==> trial 46 <==
## lidar_system_top
module lidar_system_top (
    input  wire clk,
    input  wire rst,
    input  wire rx,      
    output wire tx,      
    output wire [15:0] dbg_max_idx,
    output wire [15:0] dbg_min_idx,
    output wire [15:0] dbg_max_dist,
    output wire [15:0] dbg_min_dist,
    output wire [15:0] dbg_obs_alert,
    output wire [15:0] dbg_max_angle,
    output wire [15:0] dbg_min_angle,
    output wire        dbg_angle_done
);
    wire [7:0] rx_data;
    wire       rx_valid;
    RxD u_rxd (
        .clk(clk),
        .rx(rx),
        .rst(rst),
        .data(rx_data),
        .data_valid(rx_valid)
    );
    wire [15:0] max_idx, min_idx, max_dist, min_dist, obs_alert;
    wire [15:0] max_angle, min_angle;
    wire        angle_done;
    distance_process u_dp (
        .clk(clk),
        .rst(rst),
        .data_in(rx_data),
        .data_valid(rx_valid),
        .max_idx(max_idx),
        .min_idx(min_idx),
        .max_dist(max_dist),
        .min_dist(min_dist),
        .obs_alert(obs_alert),
        .max_angle(max_angle),
        .min_angle(min_angle),
        .angle_done(angle_done)
    );
    reg [7:0] tx_data;               
    reg       tx_send;               
    wire      tx_busy;               
    reg [31:0] tx_packet;            
    TxD u_txd (
        .clk(clk),
        .rst(rst),
        .data(tx_data),
        .send(tx_send),
        .tx(tx),
        .busy(tx_busy)
    );
    localparam TX_IDLE  = 3'd0;  
    localparam TX_PREP  = 3'd1;  
    localparam TX_SEND  = 3'd2;  
    localparam TX_WAIT  = 3'd3;  
  ...
clock: 7.69 ns
lec_check: 0
abc_area: 1
cap_margin: 20
core_margin: 2
core_utilization: 72
place_density_lb_addon: 0.25
setup_slack_margin: 1.91
slew_margin: 20
run.sh (not shown) runs the stock make flow with config.mk's settings and CLKGATE_MAP_FILE=.
==> inputs of build 6, as changes to trial 46 <==
--- a/flow/config.mk
+++ b/flow/config.mk
@@ -6,9 +6,7 @@
 export NUM_CORES = 4
 export LEC_CHECK = 0
-export ABC_AREA = 1
 export CAP_MARGIN = 20
 export CORE_MARGIN = 2
-export CORE_UTILIZATION = 72
-export PLACE_DENSITY_LB_ADDON = 0.25
-export SETUP_SLACK_MARGIN = 1.91
+export CORE_UTILIZATION = 68
+export PLACE_DENSITY = 0.36
 export SLEW_MARGIN = 20
==> flow/constraint.sdc (replaced) <==
create_clock -name core_clock -period 5.06 [get_ports {clk}]
set_input_delay 1.0120 -clock core_clock [delete_from_list [all_inputs] [get_ports {clk}]]
set_output_delay 1.0120 -clock core_clock [all_outputs]
set_load 0.01 [all_outputs]
==> impl_metrics.toml <==
# physical design summary
[status]
status = "complete, but fails checks"
so.violations = "setup timing"

[synthesis]
synth.distinct_cells = 56
synthXorXnorAreaFrac_pct = 1.19
most_common_cell = "nand2_1"
synth_cells = 7261
synth_nets = 8436

[placed_design]
hpwl_microns = 142000

[global_routing]
track_usage_pct = 49.7
grt_pass1_vias = 52800
use_met2_pct = 75.2

[timing]
setup_slack_ps = -332
finalSetupViolations = 22

[routing]
top_layer_used = "met5"
drt-pass1-iter-count = 10

[power_and_ir_drop]
power_density_nw_per_um2 = 78.0
power_clock_mw = 2.46

[setup_path]
cpMaxStageDelayCell = "o21ai_0"

[finish]
comb_area_share_pct = 64.1
[end of results for trial 46]
==> impl_metrics.toml <==
# physical design summary
[finish]
comb_area_share_pct = 62.5

[global_routing]
track_usage_pct = 41.1
grt_pass1_vias = 49100

[timing]
setup_slack_ps = -3220
finalSetupViolations = 22

[placed_design]
hpwl_microns = 131000

[routing]
top_layer_used = "met4"
drt-pass1-iter-count = 8

[synthesis]
synth_cells = 6254
synthXorXnorAreaFrac_pct = 1.77

[setup_path]
cpMaxStageDelayCell = "fa_1"

[status]
status = "complete, but fails checks"
so.violations = "setup timing"

[power_and_ir_drop]
power_clock_mw = 3.28
power_density_nw_per_um2 = 108
[end of results for build 6]

---

==> inputs of exp/ember <==
lidar_system_top again, from the RTL that the note above started with.
export LEC_CHECK = 0
export ABC_AREA = 0
export CAP_MARGIN = 40
export CELL_PAD_IN_SITES_GLOBAL_PLACEMENT = 3
export CORE_ASPECT_RATIO = 0.57
export CORE_MARGIN = 2
export CORE_UTILIZATION = 31
export CTS_CLUSTER_DIAMETER = 167
export GPL_ROUTABILITY_DRIVEN = 0
export GPL_TIMING_DRIVEN = 1
export MAX_ROUTING_LAYER = met4
export PLACE_DENSITY_LB_ADDON = 0.13
export SETUP_SLACK_MARGIN = 0.91
export SLEW_MARGIN = 20
export TNS_END_PERCENT = 90
create_clock -name core_clock -period 9.37 [get_ports {clk}]
==> exp/zinc (differences from exp/ember) <==
ABC_AREA = default   (was 0)
CELL_PAD_IN_SITES_GLOBAL_PLACEMENT = default   (was 3)
CORE_ASPECT_RATIO = 0.5   (was 0.57)
CORE_UTILIZATION = 72   (was 31)
CTS_CLUSTER_DIAMETER = default   (was 167)
CTS_CLUSTER_SIZE = 90   (was default)
PLACE_DENSITY_LB_ADDON = 0.06   (was 0.13)
SETUP_SLACK_MARGIN = 1.76   (was 0.91)
TNS_END_PERCENT = 5   (was 90)
==> flow/constraint.sdc (replaced) <==
create_clock -name core_clock -period 6.96 [get_ports {clk}]
set_input_delay 1.3920 -clock core_clock [delete_from_list [all_inputs] [get_ports {clk}]]
set_output_delay 1.3920 -clock core_clock [all_outputs]
set_load 0.01 [all_outputs]
==> exp/yarrow (differences from exp/ember) <==
ABC_AREA = default   (was 0)
CAP_MARGIN = 20   (was 40)
CELL_PAD_IN_SITES_GLOBAL_PLACEMENT = default   (was 3)
CORE_ASPECT_RATIO = default   (was 0.57)
CORE_UTILIZATION = 72   (was 31)
CTS_CLUSTER_DIAMETER = default   (was 167)
GPL_ROUTABILITY_DRIVEN = default   (was 0)
GPL_TIMING_DRIVEN = default   (was 1)
MAX_ROUTING_LAYER = default   (was met4)
PLACE_DENSITY = 0.66   (was default)
PLACE_DENSITY_LB_ADDON = default   (was 0.13)
SETUP_SLACK_MARGIN = default   (was 0.91)
TNS_END_PERCENT = default   (was 90)
==> flow/constraint.sdc (replaced) <==
create_clock -name core_clock -period 7.88 [get_ports {clk}]
set_input_delay 1.5760 -clock core_clock [delete_from_list [all_inputs] [get_ports {clk}]]
set_output_delay 1.5760 -clock core_clock [all_outputs]
set_load 0.01 [all_outputs]
==> Slide: Implementation Results <==
Physical Implementation Snapshot

Die
  • Core footprint: 170000 um2
  • Die H: 316 um

Power and ir drop
  • Clk pwr: 1.98 mW
  • Cell Int Power: 3.01 mW

Final timing
  • Worst Tran Pin Value: 896 ps

Cells and area
  • Nets: 7592
  • Fillers: 17700
  • Area taken by flip-flops and latches: 8950 um2

Detailed routing
  • Routed WL per cell: 23.3 um

Setup path
  • Reg-to-reg slack, setup: 870 ps

Run status
  • Outcome: finished clean
# the run above: exp/ember

==> Slide: Implementation Results <==
Physical Implementation Snapshot

Detailed routing
  • Routed WL per cell: 21.9 um

Cells and area
  • Area taken by flip-flops and latches: 8950 um2
  • Fillers: 4252

Power and ir drop
  • Maximum vdd drop: 0.209 mV
  • Cell Int Power: 3.42 mW
  • Clk pwr: 2.11 mW

Run status
  • Outcome: failed layout checks
  • Blocking Checks: setup timing

Final timing
  • Final number of setup-violating endpoints: 22
  • Final setup margin: -410 ps

Global routing
  • Met2 Use GR: 69.4%

Setup path
  • Reg-to-Reg End: u_dp.u_angle.min_angle[11]
  • Reg-to-reg slack, setup: -410 ps
# the run above: exp/yarrow

==> Slide: Implementation Results <==
Physical Implementation Snapshot

Run status
  • Outcome: failed layout checks
  • Blocking Checks: setup timing

Cells and area
  • Area taken by flip-flops and latches: 8950 um2

Final timing
  • Final setup margin: -1690 ps
  • Final number of setup-violating endpoints: 22
  • Worst Tran Pin Value: 861 ps

Die
  • Die H: 196 um
  • Core footprint: 73000 um2

Setup path
  • Reg-to-reg slack, setup: -1690 ps
# the run above: exp/zinc

Power figures rest on the tool's default switching activity, not on a simulated workload.
